Design apollo_top, start of the top module:
module apollo_top(
	input clk,
   input rst_n,
	input rs232_rx,	 
	output rs232_tx,	 
	input[7:0] in_ad_data,
	output out_ad_clk,
	output Sftclk,
	output Lchclk,
	output SDout,
	output test1,
	output test2
    );
==> flow/config.mk <==
export PLATFORM = sky130hd
export DESIGN_NAME = apollo_top
export DESIGN_NICKNAME = apollo_top
export VERILOG_FILES = /design/flow/design.v
export SDC_FILE = /design/flow/constraint.sdc
export NUM_CORES = 4
export LEC_CHECK = 0
export CAP_MARGIN = 20
export CORE_MARGIN = 2
export CORE_UTILIZATION = 40
export PLACE_DENSITY = 0.6
export SETUP_SLACK_MARGIN = 0.16
export SLEW_MARGIN = 20
==> flow/constraint.sdc <==
create_clock -name core_clock -period 7.88 [get_ports {clk}]
set_input_delay 1.5760 -clock core_clock [delete_from_list [all_inputs] [get_ports {clk}]]
set_output_delay 1.5760 -clock core_clock [all_outputs]
set_load 0.01 [all_outputs]
run.sh (not shown) runs the stock make flow with config.mk's settings and CLKGATE_MAP_FILE=.
Change:
- ABC_AREA: default -> 1
- CORE_UTILIZATION: 40 -> 72
- PLACE_DENSITY: 0.6 -> default
- PLACE_DENSITY_LB_ADDON: default -> 0.28
- SETUP_SLACK_MARGIN: 0.16 -> default
- clock period: 7.88 -> 16.0 ns (I/O delays scaled with it)
Via count goes up by 38%.
Final area goes down by 1.1%.
Sequential share of layout area goes up by 0.57 points.
Worst hold slack is worse by 0.0098 ns.
Worst setup slack is better by 6.7 ns.
Non-clock buffer count goes down by 1.
Wire length goes up by 24%.
Register-to-register slack is better by 7.6 ns.
Change:
- ABC_AREA: 1 -> default
- CORE_UTILIZATION: 72 -> 40
- PLACE_DENSITY: default -> 0.6
- PLACE_DENSITY_LB_ADDON: 0.28 -> default
- clock period: 16.0 -> 20.0 ns (I/O delays scaled with it)
Result: The new run went through all stages and came out clean. Clock power fell by about 18%. First-iteration DRC count came out lower by about 60%. Die size grows by about 75%.
Change:
- clock period: 20.0 -> 4.95 ns (I/O delays scaled with it)
Worst setup slack gets worse by 11 ns.
Routed wire length decreases by a few percent.
Worst hold slack is worse by 0.23 ns.
Via count hardly moves.
Utilization goes up by 0.28 points.
Non-clock buffer count rises by 21.
Die size stays the same.
Count of clock-buffer cells in the layout rose by 2.
Design area climbs slightly.
Global-route usage came out lower by 0.18 points.
Change:
- CELL_PAD_IN_SITES_GLOBAL_PLACEMENT: default -> 3
- GPL_TIMING_DRIVEN: default -> 0
- PLACE_DENSITY: 0.6 -> default
- SETUP_SLACK_MARGIN: default -> -0.13
- clock period: 4.95 -> 20.0 ns (I/O delays scaled with it)
The new run completed with no timing, DRC or antenna violations; setup slack improves by 12 ns; final cell count rose by a few percent; count of clock-buffer cells in the layout rose by 22.
Change:
- CAP_MARGIN: 20 -> 10
- CORE_ASPECT_RATIO: default -> 0.78
- CORE_UTILIZATION: 40 -> 57
- GPL_TIMING_DRIVEN: 0 -> 1
- MAX_ROUTING_LAYER: default -> met4
- MIN_ROUTING_LAYER: default -> met2
- PLACE_DENSITY_LB_ADDON: default -> 0.12
- SLEW_MARGIN: 20 -> 40
After rerunning:
- Now the flow failed in 3_1_place_gp_skip_io
- synthesized area is unchanged
- die area went down by 30%
- synthesized cell count is unchanged


apollo_top again, from the RTL that the note above started with.
Settings: LEC_CHECK=0, ABC_AREA=0, CAP_MARGIN=20, CELL_PAD_IN_SITES_DETAIL_PLACEMENT=1, CORE_ASPECT_RATIO=0.53, CORE_MARGIN=2, CORE_UTILIZATION=35, GPL_ROUTABILITY_DRIVEN=1, MAX_ROUTING_LAYER=met4, MIN_ROUTING_LAYER=met1, PLACE_DENSITY_LB_ADDON=0.26, SLEW_MARGIN=20; clock period 11.0 ns.
The baseline produced a clean layout.
Rerun with:
- ABC_AREA: 0 -> unset
- CELL_PAD_IN_SITES_DETAIL_PLACEMENT: 1 -> unset
- CORE_ASPECT_RATIO: 0.53 -> unset
- CORE_UTILIZATION: 35 -> 72
- CTS_CLUSTER_SIZE: unset -> 32
- GPL_ROUTABILITY_DRIVEN: 1 -> unset
- HOLD_SLACK_MARGIN: unset -> -0.09
- MAX_ROUTING_LAYER: met4 -> unset
- MIN_ROUTING_LAYER: met1 -> unset
- PLACE_DENSITY_LB_ADDON: 0.26 -> unset
- clock period: 11.0 -> 17.0 ns (I/O delays scaled with it)
The new run completed without violations.
Via count is lower by 1.8%.
Wire length is lower by 17%.
Cell area is lower by 1.8%.
Setup slack is better by 4700 ps.
Total power is lower by 35%.
Rerun with:
- CTS_CLUSTER_SIZE: 32 -> unset
- HOLD_SLACK_MARGIN: -0.09 -> unset
- PLACE_DENSITY_LB_ADDON: unset -> 0.0
- SETUP_SLACK_MARGIN: unset -> 1.15
- clock period: 17.0 -> 4.45 ns (I/O delays scaled with it)
The new run produced a clean layout.
Setup slack loses 9400 ps.
Die size is unchanged.
Count of clock-buffer cells in the layout fell by 15.
Critical path depth came out higher by 1.
Routed wire length rose by about 2%.
Power went up to 3.8 times its value.


Starting RTL as in the previous note.
Settings: LEC_CHECK=0, CAP_MARGIN=20, CORE_MARGIN=2, CORE_UTILIZATION=72, CTS_CLUSTER_DIAMETER=29, CTS_CLUSTER_SIZE=57, HOLD_SLACK_MARGIN=0.29, PLACE_DENSITY_LB_ADDON=0.0, SETUP_SLACK_MARGIN=1.33, SLEW_MARGIN=20; clock period 4.48 ns.
The starting point completed without violations.
==> next run, changes <==
CORE_UTILIZATION = 40   (was 72)
CTS_CLUSTER_DIAMETER = unset   (was 29)
CTS_CLUSTER_SIZE = unset   (was 57)
HOLD_SLACK_MARGIN = unset   (was 0.29)
PLACE_DENSITY = 0.6   (was unset)
PLACE_DENSITY_LB_ADDON = unset   (was 0.0)
SETUP_SLACK_MARGIN = unset   (was 1.33)
clock period = 7.88 ns   (was 4.48 ns; I/O delays follow)
Final area falls by 4.7%.
Setup slack gains 2.2 ns.
Routed wire length falls by 13%.
==> next run, changes <==
CORE_UTILIZATION = 70   (was 40)
PLACE_DENSITY = unset   (was 0.6)
SETUP_SLACK_MARGIN = 1.14   (was unset)
clock period = 4.48 ns   (was 7.88 ns; I/O delays follow)
=> Synthesized cell count stays the same. Global-route usage increases by 9.9 points. Die area decreases by 42%. Worst setup slack degrades by 2.2 ns. Via count increases by 1.2%. Total power increases by 73%. Sequential share of layout area increases by 0.79 points. Core utilization increases by 33 points. Cell area decreases by 1.5%. Sequential power increases by 76%.
==> next run, changes <==
ABC_AREA = 1   (was unset)
PLACE_DENSITY_LB_ADDON = 0.28   (was unset)
SETUP_SLACK_MARGIN = 3.87   (was 1.14)
clock period = 14.1 ns   (was 4.48 ns; I/O delays follow)
Outcome:
- synthesized area rose by about 2%
- power came out lower by about 70%
- flip-flop count is unchanged
- utilization came out lower by 1.1 points
- die area climbs by 2.0%
- worst setup slack gets better by 7.3 ns
- hold slack is better by 0.27 ns
Power is estimated from default activity; no workload was simulated.
